[flow/config.mk]
export PLATFORM = sky130hd
export DESIGN_NAME = alu16
export DESIGN_NICKNAME = alu16
export VERILOG_FILES = /design/flow/design.v
export SDC_FILE = /design/flow/constraint.sdc
export NUM_CORES = 4
export LEC_CHECK = 0
export ABC_AREA = 0
export CAP_MARGIN = 20
export CELL_PAD_IN_SITES_DETAIL_PLACEMENT = 1
export CELL_PAD_IN_SITES_GLOBAL_PLACEMENT = 2
export CORE_ASPECT_RATIO = 0.65
export CORE_MARGIN = 2
export CORE_UTILIZATION = 57
export CTS_CLUSTER_SIZE = 88
export GPL_TIMING_DRIVEN = 1
export PLACE_DENSITY_LB_ADDON = 0.01
export SETUP_SLACK_MARGIN = 0.99
export SLEW_MARGIN = 20
[flow/design.v]
module ALU (a,b,ctrl,res,R15,res_we,R15_we);
	input signed [15:0] a,b;
	input [3:0] ctrl;
	output reg signed [15:0] res;
	output reg signed [15:0] R15;
	output reg res_we, R15_we;
	always@(*)begin
		res = 16'sd0;
		R15 = 16'sd0;
		res_we = 1'b1;
		R15_we = 1'b0;
		case(ctrl)
			3'b000: begin
						res = a + b;
					end
			3'b001: begin
						res = a - b;
					end
			3'b010: begin
						{R15,res} = a * b;
						R15_we = 1'b1;
					end
			3'b011: begin
						R15_we = 1'b1;
						if (b == 16'sd0) begin
							res = -16'sd1;
							R15 = a;
						end
						else begin
							res = a / b;
							R15 = a % b;
						end
					end
			3'b100: begin
						res = a & b;
					end
			3'b101: begin
						res = a | b;
					end
			default: begin
						res_we = 1'b0;
					end
		endcase
	end
endmodule
module alu16(clk, rst, a, b, ctrl, res, R15);
	input clk, rst;
	input [15:0] a, b;
	input [3:0] ctrl;
	output reg [15:0] res;
	output reg [15:0] R15;
	wire [15:0] alu_res, alu_R15;
	wire res_we, R15_we;
	ALU u_alu(.a(a), .b(b), .ctrl(ctrl), .res(alu_res), .R15(alu_R15), .res_we(res_we), .R15_we(R15_we));
	always @(posedge clk, negedge rst) begin
		if (~rst) begin
			res <= 16'h0000;
			R15 <= 16'h0000;
		end
		else begin
			if (res_we)
				res <= alu_res;
			if (R15_we)
				R15 <= alu_R15;
		end
	end
endmodule
[flow/run.sh]
#!/bin/bash
# the make line also repeats each setting of config.mk as NAME=value (left out here)
make -C /OpenROAD-flow-scripts/flow DESIGN_CONFIG=/design/flow/config.mk WORK_HOME=/design/flow/orfs CLKGATE_MAP_FILE= finish
[flow/constraint.sdc]
create_clock -name core_clock -period 40.0 [get_ports {clk}]
set_input_delay 8.0000 -clock core_clock [delete_from_list [all_inputs] [get_ports {clk}]]
set_output_delay 8.0000 -clock core_clock [all_outputs]
set_load 0.01 [all_outputs]
==> results of run 1 <==
==> out/results.tsv, run 1 <==
stage	metric	value	unit
logic_synthesis	# Cells Yosys	2892	
logic_synthesis	Post-synth EDFFs	0	
logic_synthesis	Mapped Area	0.0225	mm2
logic_synthesis	count of cell types in the netlist	101	
logic_synthesis	Post-synth top cells	345 x inv_1, 304 x nand2_1, 264 x fa_1	
logic_synthesis	AO/OA Area Share	0.209	
floorplan	Die ar.	0.0410	mm2
logic_synthesis	Synth area leaders	fa_1 24%, ha_1 14%, inv_1 5.8%	
run_status	Log Error	[ERROR FLW-0024] Place density exceeds 1.0 (current PLACE_DENSITY_LB_ADDON =  0.01). Please check if the value of  PLACE_DENSITY_LB_ADDON is between 0 and 0.99.	
logic_synthesis	Synth flops	32	
logic_synthesis	Synth Flop Type	dfrtp_1	
logic_synthesis	asr flop ratio synth	1.00	
floorplan	Core Region	0.0388	mm2
floorplan	die y size	164	um
logic_synthesis	xor/xnor share of the synthesized area	0.0713	
run_status	status	stopped before the end	
logic_synthesis	area reported by Yosys stat	0.0225	mm2
logic_synthesis	register area share after synthesis	0.0357	
logic_synthesis	Max-area cell share	0.235	
logic_synthesis	Main logic family	adder cells	
logic_synthesis	Syn Inst Count	2892	
logic_synthesis	Ys Warns	2	
logic_synthesis	floorplan net count	3438	
logic_synthesis	simple share	0.208	
floorplan	row cnt	58	
floorplan	FP Util	0.579	
floorplan	Die Width	250	um
logic_synthesis	Synth mux share	0.0194	
logic_synthesis	Post-Syn Area per Cell	7.76	um2
logic_synthesis	Synth area leader	fa_1	
logic_synthesis	post-synthesis cell type with the largest instance count	inv_1	
run_status	Stopped at	global placement without I/O	
logic_synthesis	Adder Share, Synth	0.375	
==> inputs of run 2 (changes only) <==
- ABC_AREA: 0 -> 1
- CELL_PAD_IN_SITES_DETAIL_PLACEMENT: 1 -> 0
- CELL_PAD_IN_SITES_GLOBAL_PLACEMENT: 2 -> 0
- CORE_ASPECT_RATIO: 0.65 -> default
- CORE_UTILIZATION: 57 -> 70
- CTS_CLUSTER_DIAMETER: default -> 214
- CTS_CLUSTER_SIZE: 88 -> default
- GPL_ROUTABILITY_DRIVEN: default -> 0
- GPL_TIMING_DRIVEN: 1 -> default
- HOLD_SLACK_MARGIN: default -> 0.27
- MAX_ROUTING_LAYER: default -> met4
- MIN_ROUTING_LAYER: default -> met1
- PLACE_DENSITY_LB_ADDON: 0.01 -> 0.13
- SETUP_SLACK_MARGIN: 0.99 -> 4.89
- TNS_END_PERCENT: default -> 50
- clock period: 40.0 -> 29.7 ns (I/O delays scaled with it)
==> out/results.tsv, run 2 <==
stage	metric	value	unit	change
logic_synthesis	xor/xnor share of the synthesized area	0.0405		-0.0308
logic_synthesis	Adder Share, Synth	0.371		-0.00445
floorplan	Die ar.	0.0336	mm2	-18%
floorplan	row cnt	65		+12%
clocking	H-tree depth	2		
floorplan	FP Util	0.712		+0.133
floorplan	Die Width	183	um	-27%
clocking	CTS Root Cell	clkbuf_16		
logic_synthesis	simple share	0.303		+0.0953
floorplan	Core Region	0.0316	mm2	-19%
logic_synthesis	Synth area leader	fa_1		
logic_synthesis	Synth area leaders	fa_1 24%, nand2_1 15%, ha_1 14%		
logic_synthesis	count of cell types in the netlist	64		-37%
clocking	CTS Buffer Depth	2		
run_status	status	stopped before the end		
logic_synthesis	post-synthesis cell type with the largest instance count	nand2_1		
global_routing	GRT Residual Overflow	2052		
logic_synthesis	area reported by Yosys stat	0.0225	mm2	+0.12%
placed_design	post-DP HPWL	81100	um	
floorplan	# IOs	70		
logic_synthesis	Post-Syn Area per Cell	6.63	um2	-15%
logic_synthesis	Post-synth top cells	899 x nand2_1, 672 x inv_1, 264 x fa_1		
logic_synthesis	floorplan net count	3939		+15%
logic_synthesis	Synth mux share	0.000445		-0.0189
logic_synthesis	Ys Warns	2		unchanged
placed_design	PortBufs	69		
logic_synthesis	Main logic family	adder cells		
logic_synthesis	Max-area cell share	0.235		-0.000275
run_status	Stopped at	global routing		
global_routing	Tot GR Track Use	0.995		
logic_synthesis	Synth flops	32		unchanged
logic_synthesis	AO/OA Area Share	0.112		-0.0973
logic_synthesis	register area share after synthesis	0.0356		-0.0000417
logic_synthesis	Mapped Area	0.0225	mm2	+0.12%
floorplan	die y size	183	um	+12%
clocking	clk sinks	32		
logic_synthesis	# Cells Yosys	3393		+17%
clocking	CTS buffer count	5		
logic_synthesis	asr flop ratio synth	1.00		unchanged
logic_synthesis	Post-synth EDFFs	0		unchanged
logic_synthesis	Synth Flop Type	dfrtp_1		
run_status	Log Error	[ERROR GRT-0116] Global routing finished with congestion. Check the congestion regions in the DRC Viewer.		
logic_synthesis	Syn Inst Count	3393		+17%
## run 2: through the flow
step	setup slack, ps	area (um2)	util	instances
after CTS	-2090	30700	0.972	4487
after detailed placement	-3500	29100	0.923	4385
after floorplan	1050	23700	-	3393
after global placement	-854	29100	0.923	4385
## run 2: what timing repair did
action,CTS
pin swaps,133
gates resized,211
endpoints found under the setup margin,32
cloned,0
hold buffers,0
buffers inserted,95
## run 2: routing by layer
layer  GRT overflow  global-route usage
met1             87               0.893
met2           1426                1.21
met3             83               0.821
met4            456                1.08
met5              -                   -
==> inputs of run 3 (changes only) <==
- ABC_AREA: 1 -> default
- CELL_PAD_IN_SITES_GLOBAL_PLACEMENT: 0 -> 1
- CORE_ASPECT_RATIO: default -> 0.66
- CORE_MARGIN: 2 -> 10
- CORE_UTILIZATION: 70 -> 61
- CTS_CLUSTER_DIAMETER: 214 -> 359
- CTS_CLUSTER_SIZE: default -> 36
- GPL_TIMING_DRIVEN: default -> 0
- HOLD_SLACK_MARGIN: 0.27 -> default
- MAX_ROUTING_LAYER: met4 -> met5
- MIN_ROUTING_LAYER: met1 -> met2
- PLACE_DENSITY: default -> 0.76
- PLACE_DENSITY_LB_ADDON: 0.13 -> default
- SETUP_SLACK_MARGIN: 4.89 -> 5.0
- SLEW_MARGIN: 20 -> 15
- TNS_END_PERCENT: 50 -> 15
- clock period: 29.7 -> 53.5 ns (I/O delays scaled with it)
==> out/results.tsv, run 3 <==
stage	metric	value	unit	change
clocking	CTS Root Cell	clkbuf_16		
logic_synthesis	Syn Inst Count	2892		-15%
logic_synthesis	Post-synth top cells	345 x inv_1, 304 x nand2_1, 264 x fa_1		
floorplan	Die ar.	0.0450	mm2	+34%
placed_design	PortBufs	63		-8.7%
logic_synthesis	Synth area leaders	fa_1 24%, ha_1 14%, inv_1 5.8%		
floorplan	# IOs	70		unchanged
placed_design	dpl ws	-830	ps	+2670 ps
logic_synthesis	Max-area cell share	0.235		+0.000275
clocking	# hold bufs at CTS	0		unchanged
global_routing	Tot GR Track Use	0.696		
logic_synthesis	floorplan net count	3438		-13%
floorplan	die y size	176	um	-4.0%
logic_synthesis	Main logic family	adder cells		
run_status	Log Error	[ERROR GRT-0116] Global routing finished with congestion. Check the congestion regions in the DRC Viewer.		
logic_synthesis	area reported by Yosys stat	0.0225	mm2	-0.12%
logic_synthesis	simple share	0.208		-0.0953
logic_synthesis	Post-Syn Area per Cell	7.76	um2	+17%
placed_design	Area after DPL	0.0239	mm2	-18%
logic_synthesis	Post-synth EDFFs	0		unchanged
logic_synthesis	AO/OA Area Share	0.209		+0.0973
placed_design	Placed Cells	3456		-21%
placed_design	post-DP HPWL	70300	um	-13%
logic_synthesis	count of cell types in the netlist	101		+58%
clocking	clk sinks	32		unchanged
floorplan	Die Width	256	um	+40%
logic_synthesis	Synth flops	32		unchanged
clocking	H-tree depth	2		unchanged
floorplan	FP Util	0.625		-0.0877
global_routing	GRT Residual Overflow	129		
logic_synthesis	xor/xnor share of the synthesized area	0.0713		+0.0308
logic_synthesis	Synth mux share	0.0194		+0.0189
logic_synthesis	Synth Flop Type	dfrtp_1		
run_status	status	stopped before the end		
run_status	Stopped at	global routing		
logic_synthesis	Ys Warns	2		unchanged
clocking	CTS buffer count	5		unchanged
floorplan	row cnt	56		-14%
logic_synthesis	Synth area leader	fa_1		
logic_synthesis	# Cells Yosys	2892		-15%
logic_synthesis	register area share after synthesis	0.0357		+0.0000417
logic_synthesis	Adder Share, Synth	0.375		+0.00445
clocking	CTS Buffer Depth	2		unchanged
logic_synthesis	Mapped Area	0.0225	mm2	-0.12%
floorplan	Core Region	0.0359	mm2	+14%
logic_synthesis	asr flop ratio synth	1.00		unchanged
logic_synthesis	post-synthesis cell type with the largest instance count	inv_1		
## run 3: routing by layer
metal | overflow | global-route usage
met2 | 6 | 0.702
met1 | - | -
met4 | 5 | 0.414
met5 | 18 | 0.684
met3 | 100 | 0.854
## run 3: what timing repair did
action	4_1_cts
cloned	0
setup buffers	4
pin swaps	1
resized	34
endpoints found under the setup margin	32
## run 3: metrics by stage
step | TNS [ps]
4_1_cts | 0
2_1_floorplan | 0
3_5_place_dp | -3550
3_3_place_gp | -8080
==> inputs of run 4 (changes only) <==
- ABC_AREA: default -> 1
- CELL_PAD_IN_SITES_DETAIL_PLACEMENT: 0 -> default
- CELL_PAD_IN_SITES_GLOBAL_PLACEMENT: 1 -> default
- CORE_ASPECT_RATIO: 0.66 -> default
- CORE_MARGIN: 10 -> 2
- CORE_UTILIZATION: 61 -> 67
- CTS_CLUSTER_DIAMETER: 359 -> 28
- CTS_CLUSTER_SIZE: 36 -> default
- GPL_ROUTABILITY_DRIVEN: 0 -> default
- GPL_TIMING_DRIVEN: 0 -> default
- HOLD_SLACK_MARGIN: default -> 0.27
- MAX_ROUTING_LAYER: met5 -> met4
- MIN_ROUTING_LAYER: met2 -> default
- PLACE_DENSITY: 0.76 -> default
- SLEW_MARGIN: 15 -> 20
- TNS_END_PERCENT: 15 -> 5
- clock period: 53.5 -> 27.0 ns (I/O delays scaled with it)
==> out/results.tsv, run 4 <==
stage	metric	value	unit	change
clocking	CTS Root Cell	clkbuf_16		
clocking	CTS buffer count	5		unchanged
logic_synthesis	Synth mux share	0.000445		-0.0189
logic_synthesis	register area share after synthesis	0.0356		-0.0000417
placed_design	gpl congestion	1.11		
logic_synthesis	Post-Syn Area per Cell	6.63	um2	-15%
floorplan	Die ar.	0.0350	mm2	-22%
logic_synthesis	Main logic family	adder cells		
logic_synthesis	Post-synth EDFFs	0		unchanged
floorplan	row cnt	67		+20%
clocking	clk sinks	32		unchanged
global_routing	Tot GR Track Use	1.16		
logic_synthesis	Post-synth top cells	899 x nand2_1, 672 x inv_1, 264 x fa_1		
placed_design	PortBufs	69		+9.5%
clocking	CTS Buffer Depth	2		unchanged
logic_synthesis	post-synthesis cell type with the largest instance count	nand2_1		
logic_synthesis	AO/OA Area Share	0.112		-0.0973
logic_synthesis	asr flop ratio synth	1.00		unchanged
logic_synthesis	Synth area leaders	fa_1 24%, nand2_1 15%, ha_1 14%		
logic_synthesis	Ys Warns	2		unchanged
clocking	H-tree depth	2		unchanged
run_status	Stopped at	global routing		
floorplan	die y size	187	um	+6.4%
logic_synthesis	# Cells Yosys	3393		+17%
logic_synthesis	Max-area cell share	0.235		-0.000275
logic_synthesis	count of cell types in the netlist	64		-37%
logic_synthesis	Mapped Area	0.0225	mm2	+0.12%
run_status	Log Error	[ERROR GRT-0232] Routing congestion too high. Check the congestion heatmap in the GUI.		
logic_synthesis	simple share	0.303		+0.0953
floorplan	FP Util	0.675		+0.0508
logic_synthesis	Syn Inst Count	3393		+17%
global_routing	GRT Residual Overflow	5517		
floorplan	# IOs	70		unchanged
logic_synthesis	Synth area leader	fa_1		
logic_synthesis	Synth Flop Type	dfrtp_1		
logic_synthesis	floorplan net count	3939		+15%
floorplan	Core Region	0.0333	mm2	-7.4%
logic_synthesis	Adder Share, Synth	0.371		-0.00445
logic_synthesis	area reported by Yosys stat	0.0225	mm2	+0.12%
logic_synthesis	Synth flops	32		unchanged
logic_synthesis	xor/xnor share of the synthesized area	0.0405		-0.0308
placed_design	post-DP HPWL	72000	um	+2.4%
floorplan	Die Width	187	um	-27%
clocking	# hold bufs at CTS	0		unchanged
run_status	status	stopped before the end		
[run 4: per-layer routing]
metal  track usage  GRT overflow
met5             -             -
met4          1.17           672
met3         0.821           101
met2          1.65          4625
met1         0.952           119
[run 4: what timing repair did]
item	4_1_cts
setup buffers	39
gates cloned	1
pin swaps	47
resized	78
setup endpoints to repair	32
[run 4: per-stage QoR]
stage               setup slack (ps)  std cells  utilization  area, um2
floorplan                      -1540       3393            -      23300
global placement               -3460       4526        0.885      29500
detailed placement             -5110       4526        0.885      29500
CTS                            -3940       4573        0.907      30200
==> inputs of run 5 (changes only) <==
- ABC_AREA: 1 -> default
- CELL_PAD_IN_SITES_DETAIL_PLACEMENT: default -> 2
- CELL_PAD_IN_SITES_GLOBAL_PLACEMENT: default -> 3
- CORE_MARGIN: 2 -> 3
- CORE_UTILIZATION: 67 -> 40
- CTS_CLUSTER_DIAMETER: 28 -> 359
- GPL_ROUTABILITY_DRIVEN: default -> 0
- HOLD_SLACK_MARGIN: 0.27 -> default
- MIN_ROUTING_LAYER: default -> met1
- PLACE_DENSITY: default -> 0.76
- SETUP_SLACK_MARGIN: 5.0 -> 0.3
- TNS_END_PERCENT: 5 -> 50
- clock period: 27.0 -> 12.5 ns (I/O delays scaled with it)
==> out/results.tsv, run 5 <==
stage	metric	value	unit	change
logic_synthesis	post-synthesis cell type with the largest instance count	inv_1		
floorplan	row cnt	86		+28%
logic_synthesis	register area share after synthesis	0.0357		+0.0000417
logic_synthesis	Post-Syn Area per Cell	7.76	um2	+17%
logic_synthesis	Post-synth top cells	345 x inv_1, 304 x nand2_1, 264 x fa_1		
logic_synthesis	count of cell types in the netlist	101		+58%
floorplan	Core Region	0.0553	mm2	+66%
logic_synthesis	Synth Flop Type	dfrtp_1		
logic_synthesis	Post-synth EDFFs	0		unchanged
logic_synthesis	xor/xnor share of the synthesized area	0.0713		+0.0308
logic_synthesis	Main logic family	adder cells		
logic_synthesis	# Cells Yosys	2892		-15%
run_status	Stopped at	detailed placement		
logic_synthesis	Syn Inst Count	2892		-15%
logic_synthesis	Synth area leader	fa_1		
floorplan	die y size	243	um	+30%
run_status	status	stopped before the end		
floorplan	Die Width	243	um	+30%
logic_synthesis	simple share	0.208		-0.0953
logic_synthesis	asr flop ratio synth	1.00		unchanged
floorplan	Die ar.	0.0590	mm2	+68%
logic_synthesis	Synth area leaders	fa_1 24%, ha_1 14%, inv_1 5.8%		
logic_synthesis	Adder Share, Synth	0.375		+0.00445
logic_synthesis	Mapped Area	0.0225	mm2	-0.12%
floorplan	FP Util	0.406		-0.269
logic_synthesis	Synth mux share	0.0194		+0.0189
logic_synthesis	floorplan net count	3438		-13%
floorplan	# IOs	70		unchanged
logic_synthesis	Synth flops	32		unchanged
logic_synthesis	AO/OA Area Share	0.209		+0.0973
placed_design	PortBufs	69		unchanged
logic_synthesis	Ys Warns	2		unchanged
logic_synthesis	Max-area cell share	0.235		+0.000275
logic_synthesis	area reported by Yosys stat	0.0225	mm2	-0.12%
run_status	Log Error	[ERROR DPL-0033] detailed placement checks failed during check placement.		
-- run 5: stage by stage --
step              hold slack [ps]  setup TNS [ps]  worst slack, ps  instance area, um2
floorplan                     514         -535270           -17660               23500
global placement              476         -591790           -19090               30100
==> inputs of run 6 (changes only) <==
- CELL_PAD_IN_SITES_DETAIL_PLACEMENT: 2 -> default
- CELL_PAD_IN_SITES_GLOBAL_PLACEMENT: 3 -> default
- CORE_MARGIN: 3 -> 2
- CORE_UTILIZATION: 40 -> 71
- CTS_CLUSTER_DIAMETER: 359 -> 28
- GPL_ROUTABILITY_DRIVEN: 0 -> default
- MIN_ROUTING_LAYER: met1 -> default
- PLACE_DENSITY: 0.76 -> default
- PLACE_DENSITY_LB_ADDON: default -> 0.0
- SETUP_SLACK_MARGIN: 0.3 -> 1.83
- TNS_END_PERCENT: 50 -> 5
- clock period: 12.5 -> 36.8 ns (I/O delays scaled with it)
==> out/results.tsv, run 6 <==
stage	metric	value	unit	change
logic_synthesis	Mapped Area	0.0225	mm2	unchanged
run_status	status	stopped before the end		
logic_synthesis	xor/xnor share of the synthesized area	0.0713		unchanged
logic_synthesis	Synth Flop Type	dfrtp_1		
floorplan	Die Width	182	um	-25%
clocking	CTS Root Cell	clkbuf_16		
logic_synthesis	Post-Syn Area per Cell	7.76	um2	unchanged
floorplan	Die ar.	0.0331	mm2	-44%
logic_synthesis	Max-area cell share	0.235		unchanged
logic_synthesis	floorplan net count	3438		unchanged
run_status	Log Error	[ERROR GRT-0232] Routing congestion too high. Check the congestion heatmap in the GUI.		
logic_synthesis	Adder Share, Synth	0.375		unchanged
floorplan	die y size	182	um	-25%
logic_synthesis	Syn Inst Count	2892		unchanged
run_status	Stopped at	global routing		
floorplan	row cnt	65		-24%
clocking	CTS Buffer Depth	2		
floorplan	Core Region	0.0313	mm2	-43%
logic_synthesis	post-synthesis cell type with the largest instance count	inv_1		
placed_design	Placed Cells	3359		
placed_design	post-DP HPWL	63000	um	
placed_design	dpl ws	-1760	ps	
logic_synthesis	Post-synth top cells	345 x inv_1, 304 x nand2_1, 264 x fa_1		
logic_synthesis	AO/OA Area Share	0.209		unchanged
floorplan	# IOs	70		unchanged
logic_synthesis	Synth area leaders	fa_1 24%, ha_1 14%, inv_1 5.8%		
clocking	clk sinks	32		
placed_design	PortBufs	69		unchanged
logic_synthesis	asr flop ratio synth	1.00		unchanged
logic_synthesis	Ys Warns	2		unchanged
logic_synthesis	# Cells Yosys	2892		unchanged
floorplan	FP Util	0.717		+0.311
global_routing	Tot GR Track Use	0.964		
logic_synthesis	Synth mux share	0.0194		unchanged
logic_synthesis	count of cell types in the netlist	101		unchanged
clocking	H-tree depth	2		
logic_synthesis	Main logic family	adder cells		
logic_synthesis	simple share	0.208		unchanged
placed_design	gpl congestion	1.17		
logic_synthesis	Post-synth EDFFs	0		unchanged
logic_synthesis	Synth flops	32		unchanged
global_routing	GRT Residual Overflow	1077		
clocking	CTS buffer count	5		
logic_synthesis	Synth area leader	fa_1		
logic_synthesis	area reported by Yosys stat	0.0225	mm2	unchanged
logic_synthesis	register area share after synthesis	0.0357		unchanged
## run 6: metrics by stage
stage / area (um2)
floorplan: 23400
global placement: 24900
detailed placement: 24900
CTS: 27300
## run 6: layer usage
metal / GRT overflow / track usage
met2: 576 / 1.06
met5: - / -
met1: 174 / 0.943
met3: 108 / 0.868
met4: 219 / 0.959
## run 6: repair_timing
action	in CTS
buffers inserted	168
gates resized	202
hold buffers	0
endpoints found under the hold margin	0
setup endpoints to repair	32
gates cloned	7
pin swaps	138
==> inputs of run 7 (changes only) <==
- CELL_PAD_IN_SITES_DETAIL_PLACEMENT: default -> 0
- CELL_PAD_IN_SITES_GLOBAL_PLACEMENT: default -> 0
- CORE_MARGIN: 2 -> 3
- CORE_UTILIZATION: 71 -> 44
- CTS_CLUSTER_DIAMETER: 28 -> 359
- GPL_ROUTABILITY_DRIVEN: default -> 0
- MIN_ROUTING_LAYER: default -> met1
- PLACE_DENSITY_LB_ADDON: 0.0 -> 0.18
- SETUP_SLACK_MARGIN: 1.83 -> default
- TNS_END_PERCENT: 5 -> 50
- clock period: 36.8 -> 21.5 ns (I/O delays scaled with it)
==> out/results.tsv, run 7 <==
stage	metric	value	unit	change
sta	minimum clock period	32150	ps	
floorplan	FP Util	0.447		-0.270
logic_synthesis	Synth Flop Type	dfrtp_1		
logic_synthesis	Max-area cell share	0.235		unchanged
placed_design	post-DP HPWL	73600	um	+17%
logic_synthesis	Synth area leaders	fa_1 24%, ha_1 14%, inv_1 5.8%		
placed_design	Area after DPL	0.0298	mm2	+20%
sta	fin worst setup slack	-10650	ps	
setup_path	critical path's slowest cell	or4_4		
clocking	# hold bufs at CTS	0		unchanged
setup_path	worst-case reg-to-reg path depth	3		
setup_path	WP depth	145		
logic_synthesis	count of cell types in the netlist	101		unchanged
sta	RSZ-0062 raised after global routing	true		
setup_path	Startpoint Class	input port		
clocking	clk ins delay skew pair	290	ps	
sta	final count of negative-setup-slack endpoints	32		
logic_synthesis	Synth flops	32		unchanged
logic_synthesis	Post-synth EDFFs	0		unchanged
cells_and_area	Nets	4255		
setup_path	Largest delay share family, worst path	AND-OR/OR-AND gates		
global_routing	first-pass GRT wire length	144000	um	
hold_path	hold path depth	2		
logic_synthesis	xor/xnor share of the synthesized area	0.0713		unchanged
global_routing	GRT Residual Overflow	0		
flow_run	tool warning count	35		
route	Wirelength per Cell	21.8	um	
logic_synthesis	Synth mux share	0.0194		unchanged
logic_synthesis	post-synthesis cell type with the largest instance count	inv_1		
logic_synthesis	Synth area leader	fa_1		
logic_synthesis	Main logic family	adder cells		
clocking	H-tree depth	2		unchanged
sta	Setup TNS	-319470	ps	
clocking	CTS Buffer Depth	2		unchanged
sta	final hold violations	0		
sta	Slew Limit Headroom	0.122		
setup_path	CP peak stage delay	530	ps	
route	DRT iter0 DRCs	2452		
hold_path	Hold Path End	R15[4]$_DFFE_PN0P_		
global_routing	Tot GR Track Use	0.350		
logic_synthesis	area reported by Yosys stat	0.0225	mm2	unchanged
setup_path	FF-to-FF Start	R15[15]$_DFFE_PN0P_		
logic_synthesis	AO/OA Area Share	0.209		unchanged
clocking	clk sinks	32		unchanged
route	DRC	0		
sta	Final Max Slew Viols	0		
placed_design	Placed Cells	4229		+26%
logic_synthesis	register area share after synthesis	0.0357		unchanged
logic_synthesis	Ys Warns	2		unchanged
floorplan	die y size	232	um	+28%
logic_synthesis	Mapped Area	0.0225	mm2	unchanged
global_routing	largest net degree at the start of global routing	45		
hold_path	Hold Crit Start	R15[4]$_DFFE_PN0P_		
logic_synthesis	floorplan net count	3438		unchanged
setup_path	Worst Path Buf+Inv	20		
cells_and_area	Fillers	4086		
cells_and_area	Layout area overhead	45.9	%	
sta	post-layout period usage	1.50		
setup_path	Worst Path Arrival	32320	ps	
floorplan	# IOs	70		unchanged
clocking	CTS Root Cell	clkbuf_16		
setup_path	CP Class	in -> reg		
global_routing	initial antenna violation count	2		
sta	Worst Max-Slew Pin Slew	1310	ps	
route	Pre-antenna DRT Iters	7		
route	vias per cell	5.90		
floorplan	Die Width	232	um	+28%
cells_and_area	Layout Cells excl Fill	4382		
setup_path	Worst Setup EP	R15[13]$_DFFE_PN0P_		
global_routing	number of global-route vias before repair	26400		
sta	final hold slack	494	ps	
hold_path	Min-Delay Path Class	reg -> reg		
run_status	status	complete, but fails checks		
placed_design	PortBufs	69		unchanged
sta	max frequency	31.1	MHz	
logic_synthesis	Post-synth top cells	345 x inv_1, 304 x nand2_1, 264 x fa_1		
logic_synthesis	asr flop ratio synth	1.00		unchanged
floorplan	Die ar.	0.0538	mm2	+63%
floorplan	Core Region	0.0503	mm2	+61%
logic_synthesis	simple share	0.208		unchanged
setup_path	RR Endpoint	R15[15]$_DFFE_PN0P_		
logic_synthesis	Syn Inst Count	2892		unchanged
setup_path	CP Capture Type	register		
flow_run	Max Cap Viol	0		
route	Final Routed Wirelength	95600	um	
cells_and_area	final core utilization	0.652		
logic_synthesis	# Cells Yosys	2892		unchanged
placed_design	dpl ws	-12340	ps	-10580 ps
sta	Final Skew	0	ps	
cells_and_area	final instance area	0.0328	mm2	
setup_path	R2R setup slack	20400	ps	
floorplan	row cnt	82		+26%
setup_path	WP data required	21670	ps	
setup_path	CP Max Fanout	8		
setup_path	crit path from	a[1]		
route	DRT antenna net count	0		
run_status	Layout Check Failures	negative setup slack		
route	Vias	25900		
clocking	CTS buffer count	5		unchanged
logic_synthesis	Post-Syn Area per Cell	7.76	um2	unchanged
logic_synthesis	Adder Share, Synth	0.375		unchanged
clocking	CTS tree	done		
clocking	Clock transition at path regs	50	ps	
-- run 7: what timing repair did --
item | CTS | global route
hold endpoints to repair | 0 | 0
gates cloned | 1 | 0
setup endpoints to repair | 32 | 32
buffers inserted | 80 | 68
pin swaps | 120 | 139
gates resized | 180 | 234
-- run 7: routing by layer --
layer	GRT usage	vias to the layer above	wire [um]
met4	0.183	0	6410
met3	0.0393	415	7720
met1	0.435	12500	37700
li1	-	11600	-
met2	0.561	1353	43800
met5	-	-	0
-- run 7: cell type report --
class	count	area, um2	share of cell area
timing repair buffer	937	7410	0.226
sequential	32	801	0.0244
clock buffer	7	153	0.00466
inverter	349	1320	0.0404
tap	672	841	0.0257
antenna	1	2.50	0.0000764
multi-input combinational	2384	22200	0.679
==> inputs of run 8 (changes only) <==
- CELL_PAD_IN_SITES_DETAIL_PLACEMENT: 0 -> default
- CELL_PAD_IN_SITES_GLOBAL_PLACEMENT: 0 -> default
- CORE_MARGIN: 3 -> 2
- CORE_UTILIZATION: 44 -> 58
- CTS_CLUSTER_DIAMETER: 359 -> default
- GPL_ROUTABILITY_DRIVEN: 0 -> default
- MAX_ROUTING_LAYER: met4 -> default
- MIN_ROUTING_LAYER: met1 -> default
- PLACE_DENSITY_LB_ADDON: 0.18 -> default
- SETUP_SLACK_MARGIN: default -> 5.0
- TNS_END_PERCENT: 50 -> default
- clock period: 21.5 -> 26.6 ns (I/O delays scaled with it)
==> out/results.tsv, run 8 <==
stage	metric	value	unit	change
floorplan	die y size	201	um	-13%
logic_synthesis	Synth area leaders	fa_1 24%, ha_1 14%, inv_1 5.8%		
logic_synthesis	Adder Share, Synth	0.375		unchanged
setup_path	Worst Path Arrival	34470	ps	+2150 ps
clocking	H-tree depth	2		unchanged
sta	minimum clock period	34320	ps	
clocking	clk ins delay skew pair	290	ps	about the same
setup_path	CP Max Fanout	8		unchanged
cells_and_area	Nets	4280		+0.59%
logic_synthesis	post-synthesis cell type with the largest instance count	inv_1		
logic_synthesis	Synth area leader	fa_1		
flow_run	Max Cap Viol	0		unchanged
logic_synthesis	Syn Inst Count	2892		unchanged
placed_design	post-DP HPWL	76700	um	+4.2%
sta	Worst Max-Slew Pin Slew	1060	ps	-255 ps
placed_design	gpl congestion	1.07		
global_routing	first-pass GRT wire length	157000	um	+8.5%
logic_synthesis	Synth Flop Type	dfrtp_1		
sta	final count of negative-setup-slack endpoints	32		unchanged
setup_path	worst-case reg-to-reg path depth	3		unchanged
logic_synthesis	Post-synth top cells	345 x inv_1, 304 x nand2_1, 264 x fa_1		
run_status	status	complete, but fails checks		
sta	final hold violations	0		unchanged
sta	fin worst setup slack	-7720	ps	+2930 ps
clocking	Clock transition at path regs	70	ps	+20 ps
logic_synthesis	Post-Syn Area per Cell	7.76	um2	unchanged
setup_path	RR Endpoint	R15[15]$_DFFE_PN0P_		
logic_synthesis	simple share	0.208		unchanged
setup_path	critical path's slowest cell	a2111oi_4		
setup_path	FF-to-FF Start	R15[15]$_DFFE_PN0P_		
logic_synthesis	asr flop ratio synth	1.00		unchanged
sta	max frequency	29.1	MHz	
setup_path	CP peak stage delay	590	ps	+60 ps
placed_design	Placed Cells	4061		-4.0%
route	Final Routed Wirelength	108000	um	+13%
logic_synthesis	Post-synth EDFFs	0		unchanged
hold_path	Hold Path End	res[1]$_DFFE_PN0P_		
sta	RSZ-0062 raised after global routing	true		
sta	Final Max Slew Viols	0		unchanged
floorplan	# IOs	70		unchanged
logic_synthesis	Synth mux share	0.0194		unchanged
route	Vias	28200		+8.9%
floorplan	Die Width	201	um	-13%
logic_synthesis	floorplan net count	3438		unchanged
floorplan	row cnt	72		-12%
setup_path	WP depth	147		+1.4%
global_routing	GRT Residual Overflow	0		unchanged
logic_synthesis	Mapped Area	0.0225	mm2	unchanged
clocking	clk sinks	32		unchanged
cells_and_area	Layout area overhead	46.3	%	
sta	post-layout period usage	1.29		-0.205
hold_path	Hold Crit Start	res[1]$_DFFE_PN0P_		
logic_synthesis	Synth flops	32		unchanged
placed_design	PortBufs	69		unchanged
route	DRC	0		unchanged
cells_and_area	Fillers	2133		-48%
logic_synthesis	count of cell types in the netlist	101		unchanged
global_routing	Tot GR Track Use	0.497		+0.147
cells_and_area	Layout Cells excl Fill	4255		-2.9%
clocking	CTS buffer count	5		unchanged
cells_and_area	final core utilization	0.854		+0.202
route	DRT iter0 DRCs	3124		+27%
hold_path	Min-Delay Path Class	reg -> reg		
placed_design	dpl ws	-8290	ps	+4050 ps
global_routing	number of global-route vias before repair	28400		+7.4%
floorplan	Core Region	0.0385	mm2	-23%
flow_run	tool warning count	37		+5.7%
logic_synthesis	xor/xnor share of the synthesized area	0.0713		unchanged
global_routing	largest net degree at the start of global routing	45		unchanged
setup_path	Worst Setup EP	R15[14]$_DFFE_PN0P_		
route	DRT antenna net count	0		unchanged
logic_synthesis	Main logic family	adder cells		
hold_path	hold path depth	1		-1
setup_path	R2R setup slack	25490	ps	+5090 ps
logic_synthesis	Ys Warns	2		unchanged
setup_path	Worst Path Buf+Inv	23		+15%
logic_synthesis	# Cells Yosys	2892		unchanged
sta	Slew Limit Headroom	0.295		+0.173
floorplan	FP Util	0.584		+0.137
setup_path	WP data required	26750	ps	+5080 ps
route	Pre-antenna DRT Iters	7		unchanged
setup_path	crit path from	b[6]		
global_routing	initial antenna violation count	2		unchanged
logic_synthesis	register area share after synthesis	0.0357		unchanged
route	Wirelength per Cell	25.4	um	+16%
setup_path	Largest delay share family, worst path	AND-OR/OR-AND gates		
clocking	CTS Root Cell	clkbuf_16		
route	vias per cell	6.62		+12%
floorplan	Die ar.	0.0403	mm2	-25%
clocking	CTS tree	done		
setup_path	CP Class	in -> reg		
setup_path	Startpoint Class	input port		
run_status	Layout Check Failures	negative setup slack		
setup_path	CP Capture Type	register		
clocking	# hold bufs at CTS	0		unchanged
logic_synthesis	Max-area cell share	0.235		unchanged
logic_synthesis	AO/OA Area Share	0.209		unchanged
sta	Final Skew	0	ps	unchanged
clocking	CTS Buffer Depth	2		unchanged
logic_synthesis	area reported by Yosys stat	0.0225	mm2	unchanged
[run 8: final cells by class]
| type | count | area, um2 | area share |
|---|---|---|---|
| repair buffers | 960 | 7550 | 0.230 |
| multi-input cells | 2385 | 22400 | 0.681 |
| well taps | 518 | 648 | 0.0197 |
| flip-flops and latches | 32 | 801 | 0.0244 |
| diodes | 2 | 5.00 | 0.000152 |
| repair inverters | 1 | 7.51 | 0.000229 |
| clock inverters | 3 | 23.8 | 0.000724 |
| inverters | 349 | 1320 | 0.0403 |
| clock buffers | 5 | 125 | 0.00381 |
[run 8: through the flow]
step | instance area, um2 | setup TNS (ps) | hold slack [ps]
final | 32800 | -225110 | 520
after global routing | 32800 | -255930 | 534
after CTS | 31600 | -162300 | 516
after detailed placement | 29500 | -240830 | 501
after global placement | 29500 | -213600 | 491
after floorplan | 23500 | -174250 | 514
[run 8: what timing repair did]
| action | in CTS | in global routing |
|---|---|---|
| pin swaps | 166 | 176 |
| endpoints found under the setup margin | 32 | 32 |
| cloned | 1 | 2 |
| buffers inserted | 114 | 67 |
| gates resized | 303 | 162 |
[run 8: layer usage]
metal,part of all wire,global-route usage,up-vias
met4,0.098,0.351,0
met3,0.13,0.114,947
met2,0.44,0.807,2264
li1,-,-,11600
met5,0,0,-
met1,0.34,0.583,13400
==> inputs of run 9 (changes only) <==
- ABC_AREA: default -> 0
- CORE_ASPECT_RATIO: default -> 0.5
- CORE_MARGIN: 2 -> 9
- CORE_UTILIZATION: 58 -> 72
- CTS_CLUSTER_DIAMETER: default -> 304
- CTS_CLUSTER_SIZE: default -> 93
- SETUP_SLACK_MARGIN: 5.0 -> default
- TNS_END_PERCENT: default -> 15
- clock period: 26.6 -> 40.0 ns (I/O delays scaled with it)
==> out/results.tsv, run 9 <==
stage	metric	value	unit	change
logic_synthesis	# Cells Yosys	2892		unchanged
route	DRC	0		unchanged
logic_synthesis	area reported by Yosys stat	0.0225	mm2	unchanged
hold_path	Hold Crit Start	R15[7]$_DFFE_PN0P_		
logic_synthesis	Post-Syn Area per Cell	7.76	um2	unchanged
global_routing	Tot GR Track Use	0.413		-0.0842
setup_path	Worst Path Arrival	39310	ps	+4840 ps
logic_synthesis	Syn Inst Count	2892		unchanged
clocking	CTS tree	done		
setup_path	R2R setup slack	38920	ps	+13430 ps
global_routing	largest net degree at the start of global routing	45		unchanged
setup_path	worst-case reg-to-reg path depth	3		unchanged
placed_design	Area after DPL	0.0243	mm2	-18%
placed_design	post-DP HPWL	62400	um	-19%
sta	max frequency	25.6	MHz	
sta	Slew Limit Headroom	0.213		-0.0823
sta	Final Max Slew Viols	0		unchanged
logic_synthesis	register area share after synthesis	0.0357		unchanged
setup_path	Worst Setup EP	R15[15]$_DFFE_PN0P_		
route	Vias	23700		-16%
sta	fin worst setup slack	865	ps	+8590 ps
placed_design	PortBufs	69		unchanged
cells_and_area	Layout area overhead	12.0	%	
floorplan	# IOs	70		unchanged
logic_synthesis	Synth area leaders	fa_1 24%, ha_1 14%, inv_1 5.8%		
setup_path	WP data required	40170	ps	+13420 ps
route	Wirelength per Cell	23.7	um	-6.6%
setup_path	Startpoint Class	input port		
global_routing	GRT Residual Overflow	0		unchanged
route	vias per cell	6.89		+4.0%
hold_path	Hold Path End	R15[7]$_DFFE_PN0P_		
logic_synthesis	AO/OA Area Share	0.209		unchanged
logic_synthesis	Post-synth top cells	345 x inv_1, 304 x nand2_1, 264 x fa_1		
logic_synthesis	Synth area leader	fa_1		
setup_path	Largest delay share family, worst path	AND-OR/OR-AND gates		
setup_path	FF-to-FF Start	R15[15]$_DFFE_PN0P_		
cells_and_area	final instance area	0.0252	mm2	-23%
logic_synthesis	asr flop ratio synth	1.00		unchanged
sta	final hold violations	0		unchanged
setup_path	CP Class	in -> reg		
route	DRT iter0 DRCs	3406		+9.0%
sta	Final Skew	0	ps	unchanged
logic_synthesis	Synth Flop Type	dfrtp_1		
global_routing	first-pass GRT wire length	125000	um	-20%
cells_and_area	Fillers	2048		-4.0%
cells_and_area	Reg area	801	um2	unchanged
cells_and_area	combinational gate area	0.0203	mm2	-9.2%
placed_design	dpl ws	-1010	ps	+7280 ps
logic_synthesis	count of cell types in the netlist	101		unchanged
route	Final Routed Wirelength	81600	um	-24%
clocking	clk sinks	32		unchanged
setup_path	RR Endpoint	R15[15]$_DFFE_PN0P_		
floorplan	Die ar.	0.0383	mm2	-5.1%
sta	minimum clock period	39140	ps	
route	DRT antenna net count	0		unchanged
clocking	Clock transition at path regs	60	ps	about the same
logic_synthesis	Main logic family	adder cells		
flow_run	Max Cap Viol	0		unchanged
clocking	CTS Buffer Depth	2		unchanged
setup_path	WP depth	136		-7.5%
hold_path	Min-Delay Path Class	reg -> reg		
setup_path	CP Capture Type	register		
logic_synthesis	Adder Share, Synth	0.375		unchanged
hold_path	hold path depth	2		+1
setup_path	CP Max Fanout	13		+5
logic_synthesis	Ys Warns	2		unchanged
floorplan	Core Region	0.0305	mm2	-21%
setup_path	crit path from	a[3]		
sta	Worst Max-Slew Pin Slew	1180	ps	+122 ps
global_routing	number of global-route vias before repair	22900		-19%
logic_synthesis	simple share	0.208		unchanged
clocking	CTS Root Cell	clkbuf_16		
setup_path	critical path's slowest cell	or4_1		
clocking	H-tree depth	2		unchanged
global_routing	initial antenna violation count	1		-1
flow_run	tool warning count	34		-8.1%
route	Pre-antenna DRT Iters	9		+2
floorplan	row cnt	45		-38%
logic_synthesis	floorplan net count	3438		unchanged
cells_and_area	Nets	3561		-17%
logic_synthesis	Mapped Area	0.0225	mm2	unchanged
run_status	status	no timing/DRC/antenna violations		
setup_path	CP peak stage delay	570	ps	-20 ps
setup_path	Worst Path Buf+Inv	10		-57%
sta	post-layout period usage	0.978		-0.312
sta	final count of negative-setup-slack endpoints	0		-100%
logic_synthesis	xor/xnor share of the synthesized area	0.0713		unchanged
logic_synthesis	Synth flops	32		unchanged
logic_synthesis	post-synthesis cell type with the largest instance count	inv_1		
floorplan	Die Width	268	um	+33%
placed_design	gpl congestion	1.14		+6.7%
clocking	clk ins delay skew pair	290	ps	about the same
clocking	CTS buffer count	5		unchanged
logic_synthesis	Max-area cell share	0.235		unchanged
floorplan	FP Util	0.736		+0.152
setup_path	most numerous cell on the critical path	ha_1		
logic_synthesis	Synth mux share	0.0194		unchanged
logic_synthesis	Post-synth EDFFs	0		unchanged
floorplan	die y size	143	um	-29%
## run 9: layout make-up
| type | instances | area share |
|---|---|---|
| repair buffers | 243 | 0.0812 |
| flip-flops and latches | 32 | 0.0318 |
| clock inverters | 3 | 0.000945 |
| diodes | 2 | 0.000199 |
| well taps | 423 | 0.0210 |
| multi-input cells | 2384 | 0.808 |
| inverters | 349 | 0.0522 |
| clock buffers | 5 | 0.00497 |
## run 9: through the flow
stage                     setup TNS [ps]  utilization  hold WS (ps)  cells
after global routing               -1920        0.824           509   3439
after CTS                              0        0.801           479   3406
after detailed placement           -9170        0.795           471   3398
after global placement              -156        0.795           463   3398
final                                  0        0.824           484   3441
after floorplan                        0            -           514   2892
## run 9: metal layers
metal	global-route usage	wire, um
met3	0.132	12400
met2	0.626	34000
met1	0.524	29700
met5	0	12
met4	0.211	5460
## run 9: timing repair
action,4_1_cts,5_1_grt
resized,7,111
cloned,0,1
pin swaps,0,21
hold buffers,0,0
setup buffers,0,32
endpoints found under the setup margin,15,32
==> inputs of run 10 (changes only) <==
- ABC_AREA: 0 -> default
- CELL_PAD_IN_SITES_DETAIL_PLACEMENT: default -> 2
- CELL_PAD_IN_SITES_GLOBAL_PLACEMENT: default -> 3
- CORE_ASPECT_RATIO: 0.5 -> default
- CORE_MARGIN: 9 -> 3
- CORE_UTILIZATION: 72 -> 31
- CTS_CLUSTER_DIAMETER: 304 -> 359
- CTS_CLUSTER_SIZE: 93 -> default
- GPL_ROUTABILITY_DRIVEN: default -> 0
- MAX_ROUTING_LAYER: default -> met4
- MIN_ROUTING_LAYER: default -> met1
- PLACE_DENSITY: default -> 0.76
- TNS_END_PERCENT: 15 -> 50
- clock period: 40.0 -> 31.6 ns (I/O delays scaled with it)
==> out/results.tsv, run 10 <==
stage	metric	value	unit	change
global_routing	Tot GR Track Use	0.372		-0.0409
logic_synthesis	Synth area leader	fa_1		
setup_path	WP data required	31850	ps	-8320 ps
setup_path	Largest delay share family, worst path	AND-OR/OR-AND gates		
logic_synthesis	Adder Share, Synth	0.375		unchanged
global_routing	initial antenna violation count	13		+12
logic_synthesis	simple share	0.208		unchanged
route	DRT iter0 DRCs	4175		+23%
sta	post-layout period usage	1.41		+0.431
global_routing	number of global-route vias before repair	31500		+37%
logic_synthesis	post-synthesis cell type with the largest instance count	inv_1		
floorplan	# IOs	70		unchanged
setup_path	CP peak stage delay	1210	ps	+640 ps
sta	final hold violations	0		unchanged
logic_synthesis	Main logic family	adder cells		
logic_synthesis	# Cells Yosys	2892		unchanged
route	DRT antenna net count	0		unchanged
setup_path	RR Endpoint	res[2]$_DFFE_PN0P_		
floorplan	die y size	275	um	+93%
sta	Final Skew	0	ps	unchanged
logic_synthesis	AO/OA Area Share	0.209		unchanged
global_routing	first-pass GRT wire length	206000	um	+66%
logic_synthesis	Syn Inst Count	2892		unchanged
sta	final count of negative-setup-slack endpoints	32		+32
logic_synthesis	Synth Flop Type	dfrtp_1		
floorplan	FP Util	0.314		-0.422
logic_synthesis	Ys Warns	2		unchanged
setup_path	Worst Path Arrival	44780	ps	+5470 ps
logic_synthesis	Mapped Area	0.0225	mm2	unchanged
logic_synthesis	Max-area cell share	0.235		unchanged
logic_synthesis	Post-synth EDFFs	0		unchanged
placed_design	post-DP HPWL	101000	um	+62%
placed_design	Area after DPL	0.0302	mm2	+24%
logic_synthesis	register area share after synthesis	0.0357		unchanged
flow_run	Max Cap Viol	5		+5
clocking	CTS tree	done		
logic_synthesis	Synth flops	32		unchanged
hold_path	Min-Delay Path Class	reg -> reg		
cells_and_area	final instance area	0.0344	mm2	+37%
setup_path	Worst Path Buf+Inv	32		+22
route	Final Routed Wirelength	198000	um	+140%
route	DRC	0		unchanged
clocking	CTS buffer count	5		unchanged
setup_path	R2R setup slack	29980	ps	-8940 ps
logic_synthesis	Synth area leaders	fa_1 24%, ha_1 14%, inv_1 5.8%		
hold_path	hold path depth	1		-1
sta	minimum clock period	44520	ps	
sta	Worst Max-Slew Pin Slew	2380	ps	+1200 ps
setup_path	Worst Setup EP	res[15]$_DFFE_PN0P_		
setup_path	worst-case reg-to-reg path depth	2		-1
route	Vias	32200		+36%
setup_path	CP Capture Type	register		
route	Wirelength per Cell	41.3	um	+74%
run_status	status	complete, but fails checks		
run_status	Layout Check Failures	max-capacitance violations, max-slew violations, negative setup slack		
logic_synthesis	Synth mux share	0.0194		unchanged
setup_path	CP Max Fanout	19		+6
logic_synthesis	xor/xnor share of the synthesized area	0.0713		unchanged
setup_path	critical path's slowest cell	a21oi_1		
logic_synthesis	count of cell types in the netlist	101		unchanged
global_routing	largest net degree at the start of global routing	43		-4.4%
route	vias per cell	6.74		-2.2%
sta	fin worst setup slack	-12920	ps	-13790 ps
setup_path	WP depth	152		+12%
global_routing	GRT Residual Overflow	0		unchanged
route	Pre-antenna DRT Iters	9		unchanged
setup_path	CP Class	in -> reg		
flow_run	tool warning count	35		+2.9%
floorplan	row cnt	98		+120%
sta	RSZ-0062 raised after global routing	true		
clocking	clk ins delay skew pair	360	ps	+70 ps
floorplan	Die Width	275	um	+2.8%
floorplan	Core Region	0.0716	mm2	+130%
logic_synthesis	asr flop ratio synth	1.00		unchanged
sta	Slew Limit Headroom	-0.590		-0.803
logic_synthesis	Post-synth top cells	345 x inv_1, 304 x nand2_1, 264 x fa_1		
hold_path	Hold Path End	R15[10]$_DFFE_PN0P_		
setup_path	crit path from	a[0]		
clocking	CTS Buffer Depth	2		unchanged
floorplan	Die ar.	0.0757	mm2	+98%
logic_synthesis	area reported by Yosys stat	0.0225	mm2	unchanged
clocking	clk sinks	32		unchanged
sta	Final Max Slew Viols	13		+13
sta	max frequency	22.5	MHz	
clocking	CTS Root Cell	clkbuf_16		
cells_and_area	Layout area overhead	53.2	%	
clocking	H-tree depth	2		unchanged
setup_path	most numerous cell on the critical path	buf_4		
placed_design	PortBufs	69		unchanged
clocking	Clock transition at path regs	70	ps	about the same
cells_and_area	Nets	4310		+21%
setup_path	FF-to-FF Start	res[2]$_DFFE_PN0P_		
hold_path	Hold Crit Start	R15[10]$_DFFE_PN0P_		
setup_path	Startpoint Class	input port		
logic_synthesis	floorplan net count	3438		unchanged
logic_synthesis	Post-Syn Area per Cell	7.76	um2	unchanged
[run 10: routing by layer]
metal	track usage	vias to the layer above	wire length, um
met5	-	-	0
met4	0.239	0	24200
met3	0.0458	1773	25600
met2	0.630	2924	80900
met1	0.414	15800	66800
li1	-	11700	-
[run 10: cell type report]
class	instances	area, um2
multi-input combinational	2384	22900
tap	950	1190
clock inverter	1	5.00
inverter	349	1320
sequential	32	801
timing repair buffer	992	7900
fill	7857	37200
antenna	69	173
clock buffer	6	129
[run 10: what timing repair did]
action                                  4_1_cts  5_1_grt
setup buffers                               100      100
resized                                     260      272
cloned                                        0        0
endpoints found under the setup margin       32       32
hold buffers                                  0        0
pin swaps                                   131      211
[run 10: per-stage QoR]
stage	std cells	hold WS, ps	TNS [ps]	setup WS [ps]	utilization
2_1_floorplan	2892	514	-46310	-2380	-
3_3_place_gp	4510	484	-109220	-3970	0.421
3_5_place_dp	4510	479	-164560	-5700	0.421
4_1_cts	4617	494	-69450	-2740	0.451
5_1_grt	4779	627	-353050	-12160	0.480
6_report	4783	621	-371990	-12920	0.480
==> inputs of run 11 (changes only) <==
- CELL_PAD_IN_SITES_DETAIL_PLACEMENT: 2 -> default
- CELL_PAD_IN_SITES_GLOBAL_PLACEMENT: 3 -> default
- CORE_MARGIN: 3 -> 2
- CORE_UTILIZATION: 31 -> 58
- CTS_CLUSTER_DIAMETER: 359 -> default
- CTS_CLUSTER_SIZE: default -> 29
- GPL_ROUTABILITY_DRIVEN: 0 -> default
- MAX_ROUTING_LAYER: met4 -> default
- MIN_ROUTING_LAYER: met1 -> default
- PLACE_DENSITY: 0.76 -> default
- SETUP_SLACK_MARGIN: default -> 1.0
- TNS_END_PERCENT: 50 -> default
- clock period: 31.6 -> 16.6 ns (I/O delays scaled with it)
==> out/results.tsv, run 11 <==
stage	metric	value	unit	change
floorplan	# IOs	70		unchanged
flow_run	tool warning count	37		+5.7%
logic_synthesis	count of cell types in the netlist	101		unchanged
sta	Final Max Slew Viols	0		-13
sta	minimum clock period	32390	ps	
run_status	status	complete, but fails checks		
route	Vias	28400		-12%
floorplan	Die ar.	0.0403	mm2	-47%
clocking	CTS tree	done		
sta	fin worst setup slack	-15790	ps	-2870 ps
logic_synthesis	register area share after synthesis	0.0357		unchanged
placed_design	PortBufs	69		unchanged
setup_path	CP Capture Type	register		
route	DRT iter0 DRCs	3591		-14%
setup_path	Largest delay share family, worst path	AND-OR/OR-AND gates		
cells_and_area	Fillers	2066		-74%
setup_path	worst-case reg-to-reg path depth	3		+1
clocking	CTS Buffer Depth	2		unchanged
sta	Final Skew	0	ps	unchanged
route	vias per cell	6.62		-1.8%
cells_and_area	combinational gate area	0.0224	mm2	-2.2%
logic_synthesis	floorplan net count	3438		unchanged
logic_synthesis	Ys Warns	2		unchanged
clocking	CTS Root Cell	clkbuf_16		
logic_synthesis	Syn Inst Count	2892		unchanged
setup_path	Worst Path Buf+Inv	16		-50%
setup_path	RR Endpoint	R15[15]$_DFFE_PN0P_		
setup_path	Worst Path Arrival	32560	ps	-12220 ps
hold_path	Min-Delay Path Class	reg -> reg		
setup_path	critical path's slowest cell	xnor2_2		
floorplan	FP Util	0.584		+0.270
placed_design	gpl congestion	1.05		
clocking	clk sinks	32		unchanged
logic_synthesis	Synth area leader	fa_1		
setup_path	CP Max Fanout	6		-13
floorplan	Die Width	201	um	-27%
sta	final count of negative-setup-slack endpoints	32		unchanged
logic_synthesis	Post-Syn Area per Cell	7.76	um2	unchanged
logic_synthesis	simple share	0.208		unchanged
logic_synthesis	AO/OA Area Share	0.209		unchanged
clocking	clk ins delay skew pair	300	ps	-60 ps
logic_synthesis	Synth Flop Type	dfrtp_1		
setup_path	CP peak stage delay	530	ps	-680 ps
cells_and_area	Nets	4320		+0.23%
setup_path	Worst Setup EP	R15[14]$_DFFE_PN0P_		
placed_design	post-DP HPWL	77700	um	-23%
run_status	Layout Check Failures	negative setup slack		
setup_path	crit path from	a[8]		
sta	Slew Limit Headroom	0.289		+0.879
logic_synthesis	Adder Share, Synth	0.375		unchanged
clocking	CTS buffer count	5		unchanged
logic_synthesis	Post-synth top cells	345 x inv_1, 304 x nand2_1, 264 x fa_1		
sta	max frequency	30.9	MHz	
floorplan	die y size	201	um	-27%
clocking	Clock transition at path regs	70	ps	about the same
setup_path	WP depth	136		-11%
placed_design	Area after DPL	0.0297	mm2	-1.7%
sta	RSZ-0062 raised after global routing	true		
floorplan	row cnt	72		-27%
logic_synthesis	area reported by Yosys stat	0.0225	mm2	unchanged
route	DRT antenna net count	0		unchanged
setup_path	WP data required	16770	ps	-15080 ps
sta	Worst Max-Slew Pin Slew	1070	ps	-1320 ps
route	DRC	0		unchanged
placed_design	dpl ws	-16090	ps	-10390 ps
logic_synthesis	Synth area leaders	fa_1 24%, ha_1 14%, inv_1 5.8%		
global_routing	Tot GR Track Use	0.523		+0.151
logic_synthesis	# Cells Yosys	2892		unchanged
global_routing	first-pass GRT wire length	164000	um	-21%
logic_synthesis	xor/xnor share of the synthesized area	0.0713		unchanged
logic_synthesis	Post-synth EDFFs	0		unchanged
cells_and_area	Layout area overhead	47.7	%	
logic_synthesis	Max-area cell share	0.235		unchanged
global_routing	number of global-route vias before repair	29900		-5.1%
logic_synthesis	asr flop ratio synth	1.00		unchanged
global_routing	largest net degree at the start of global routing	45		+4.7%
clocking	H-tree depth	2		unchanged
sta	final hold violations	0		unchanged
route	Pre-antenna DRT Iters	7		-2
sta	post-layout period usage	1.95		+0.542
hold_path	Hold Path End	res[1]$_DFFE_PN0P_		
setup_path	CP Class	in -> reg		
route	Wirelength per Cell	25.8	um	-38%
logic_synthesis	Mapped Area	0.0225	mm2	unchanged
clocking	# hold bufs at CTS	0		unchanged
global_routing	initial antenna violation count	3		-10
route	Final Routed Wirelength	111000	um	-44%
setup_path	R2R setup slack	15450	ps	-14530 ps
global_routing	GRT Residual Overflow	0		unchanged
hold_path	Hold Crit Start	res[1]$_DFFE_PN0P_		
cells_and_area	final instance area	0.0332	mm2	-3.6%
cells_and_area	Reg area	801	um2	unchanged
logic_synthesis	Main logic family	adder cells		
setup_path	FF-to-FF Start	R15[15]$_DFFE_PN0P_		
flow_run	Max Cap Viol	0		-5
floorplan	Core Region	0.0385	mm2	-46%
logic_synthesis	post-synthesis cell type with the largest instance count	inv_1		
setup_path	Startpoint Class	input port		
hold_path	hold path depth	1		unchanged
logic_synthesis	Synth flops	32		unchanged
logic_synthesis	Synth mux share	0.0194		unchanged
-- run 11: repair_timing --
item | CTS | global route
pin swaps | 170 | 104
endpoints found under the setup margin | 32 | 32
setup buffers | 159 | 42
resized | 349 | 99
cloned | 2 | 0
hold endpoints to repair | 0 | 0
-- run 11: through the flow --
stage	setup TNS (ps)	hold WS [ps]	util	instances
after floorplan	-430250	514	-	2892
after global placement	-461840	500	0.771	4082
after detailed placement	-492370	502	0.771	4082
after CTS	-403100	518	0.841	4251
after global routing	-514430	534	0.862	4293
final	-480690	521	0.862	4297
-- run 11: area by class of cell --
type                       count  area share
sequential                    32      0.0241
tap                          518      0.0195
antenna                        4    0.000302
timing repair buffer        1000       0.237
inverter                     349      0.0398
clock buffer                   5     0.00377
multi-input combinational   2386       0.675
clock inverter                 3    0.000717
-- run 11: layer usage --
metal | vias up | part of all wire | track usage
met5 | - | 0.00022 | 0
met4 | 4 | 0.11 | 0.432
li1 | 11700 | - | -
met2 | 2441 | 0.43 | 0.825
met1 | 13200 | 0.33 | 0.584
met3 | 1048 | 0.13 | 0.159
==> inputs of run 12 (changes only) <==
- ABC_AREA: default -> 1
- CORE_UTILIZATION: 58 -> 64
- CTS_CLUSTER_SIZE: 29 -> default
- SETUP_SLACK_MARGIN: 1.0 -> default
- clock period: 16.6 -> 42.8 ns (I/O delays scaled with it)
==> out/results.tsv, run 12 <==
stage	metric	value	unit	change
run_status	status	no timing/DRC/antenna violations		
setup_path	CP Capture Type	register		
logic_synthesis	area reported by Yosys stat	0.0225	mm2	+0.12%
setup_path	CP Class	in -> reg		
placed_design	post-DP HPWL	59500	um	-23%
sta	Final Skew	0	ps	unchanged
cells_and_area	Fillers	3098		+50%
flow_run	Max Cap Viol	0		unchanged
setup_path	WP data required	42960	ps	+26190 ps
floorplan	Die ar.	0.0366	mm2	-9.1%
clocking	Clock transition at path regs	60	ps	about the same
setup_path	R2R setup slack	41920	ps	+26470 ps
floorplan	# IOs	70		unchanged
clocking	clk ins delay skew pair	290	ps	about the same
cells_and_area	Layout area overhead	5.99	%	
setup_path	RR Endpoint	res[0]$_DFFE_PN0P_		
logic_synthesis	AO/OA Area Share	0.112		-0.0973
sta	post-layout period usage	0.928		-1.02
logic_synthesis	Post-synth EDFFs	0		unchanged
cells_and_area	Layout Cells excl Fill	3863		-10%
logic_synthesis	register area share after synthesis	0.0356		-0.0000417
clocking	H-tree depth	2		unchanged
logic_synthesis	# Cells Yosys	3393		+17%
route	Wirelength per Cell	19.5	um	-24%
sta	Worst Max-Slew Pin Slew	1070	ps	+1.54 ps
setup_path	most numerous cell on the critical path	nand2_1		
global_routing	initial antenna violation count	3		unchanged
logic_synthesis	Synth area leader	fa_1		
setup_path	Worst Setup EP	res[14]$_DFFE_PN0P_		
clocking	CTS Buffer Depth	2		unchanged
cells_and_area	Reg area	801	um2	unchanged
hold_path	Hold Path End	R15[14]$_DFFE_PN0P_		
global_routing	largest net degree at the start of global routing	42		-6.7%
sta	RSZ-0062 raised after global routing	false		
placed_design	gpl congestion	1.03		-2.1%
route	DRT antenna net count	0		unchanged
sta	final hold violations	0		unchanged
logic_synthesis	floorplan net count	3939		+15%
clocking	CTS buffer count	5		unchanged
sta	max frequency	25.2	MHz	
route	Vias	23100		-19%
floorplan	die y size	191	um	-4.7%
logic_synthesis	xor/xnor share of the synthesized area	0.0405		-0.0308
setup_path	Worst Path Arrival	39870	ps	+7310 ps
flow_run	tool warning count	34		-8.1%
global_routing	Tot GR Track Use	0.421		-0.102
logic_synthesis	post-synthesis cell type with the largest instance count	nand2_1		
route	DRT iter0 DRCs	2365		-34%
clocking	CTS Root Cell	clkbuf_16		
setup_path	Worst Path Buf+Inv	29		+13
hold_path	hold path depth	2		+1
logic_synthesis	Max-area cell share	0.235		-0.000275
logic_synthesis	simple share	0.303		+0.0953
route	Final Routed Wirelength	75400	um	-32%
setup_path	Largest delay share family, worst path	simple AND/OR/NAND/NOR gates		
logic_synthesis	Synth area leaders	fa_1 24%, nand2_1 15%, ha_1 14%		
cells_and_area	final core utilization	0.690		-0.172
sta	Slew Limit Headroom	0.282		-0.00712
global_routing	first-pass GRT wire length	120000	um	-27%
logic_synthesis	Main logic family	adder cells		
clocking	clk sinks	32		unchanged
logic_synthesis	Post-synth top cells	899 x nand2_1, 672 x inv_1, 264 x fa_1		
logic_synthesis	Synth Flop Type	dfrtp_1		
clocking	CTS tree	done		
setup_path	critical path's slowest cell	clkdlybuf4s50_1		
placed_design	Placed Cells	3849		-5.7%
floorplan	FP Util	0.651		+0.0671
setup_path	crit path from	a[0]		
sta	minimum clock period	39720	ps	
setup_path	CP Max Fanout	20		+14
setup_path	Startpoint Class	input port		
global_routing	GRT Residual Overflow	0		unchanged
logic_synthesis	Adder Share, Synth	0.371		-0.00445
cells_and_area	combinational gate area	0.0187	mm2	-17%
setup_path	worst-case reg-to-reg path depth	1		-2
floorplan	row cnt	68		-5.6%
logic_synthesis	Synth flops	32		unchanged
setup_path	FF-to-FF Start	res[0]$_DFFE_PN0P_		
logic_synthesis	asr flop ratio synth	1.00		unchanged
logic_synthesis	Post-Syn Area per Cell	6.63	um2	-15%
route	Pre-antenna DRT Iters	6		-1
floorplan	Die Width	191	um	-4.7%
setup_path	CP peak stage delay	450	ps	-80 ps
hold_path	Min-Delay Path Class	reg -> reg		
logic_synthesis	count of cell types in the netlist	64		-37%
setup_path	WP depth	203		+49%
cells_and_area	Nets	3952		-8.5%
sta	final count of negative-setup-slack endpoints	0		-100%
floorplan	Core Region	0.0345	mm2	-10%
route	DRC	0		unchanged
logic_synthesis	Ys Warns	2		unchanged
sta	Final Max Slew Viols	0		unchanged
logic_synthesis	Syn Inst Count	3393		+17%
logic_synthesis	Synth mux share	0.000445		-0.0189
placed_design	PortBufs	69		unchanged
hold_path	Hold Crit Start	R15[14]$_DFFE_PN0P_		
sta	Setup TNS	0	ps	+480690 ps
global_routing	number of global-route vias before repair	22800		-24%
route	vias per cell	5.98		-9.6%
logic_synthesis	Mapped Area	0.0225	mm2	+0.12%
==> run 12: per-stage QoR <==
step,setup slack [ps],hold WS [ps],area (um2)
after global routing,81.3,541,23800
after CTS,1540,511,23700
after global placement,2300,490,23600
after detailed placement,1340,490,23600
final,3080,508,23800
after floorplan,8530,526,22500
==> run 12: routing by layer <==
metal / global-route usage / up-vias / wire length [um] / part of all wire
li1: - / 10700 / - / -
met1: 0.544 / 10800 / 29300 / 0.39
met2: 0.676 / 1288 / 33300 / 0.44
met3: 0.0934 / 327 / 8520 / 0.11
met4: 0.185 / 2 / 4230 / 0.056
met5: 0 / - / 13 / 0.00017
==> run 12: cell type report <==
cell class              count  area share
well taps                 455      0.0239
clock buffers               6     0.00541
multi-input cells        2560       0.783
diodes                      2    0.000210
repair buffers            117      0.0438
flip-flops and latches     32      0.0336
clock inverters             1    0.000210
inverters                 690       0.110
==> run 12: what timing repair did <==
action                     in CTS  in global routing
setup endpoints to repair       0                 32
gates resized                   0                 24
setup buffers                   0                  5
hold buffers                    0                  0
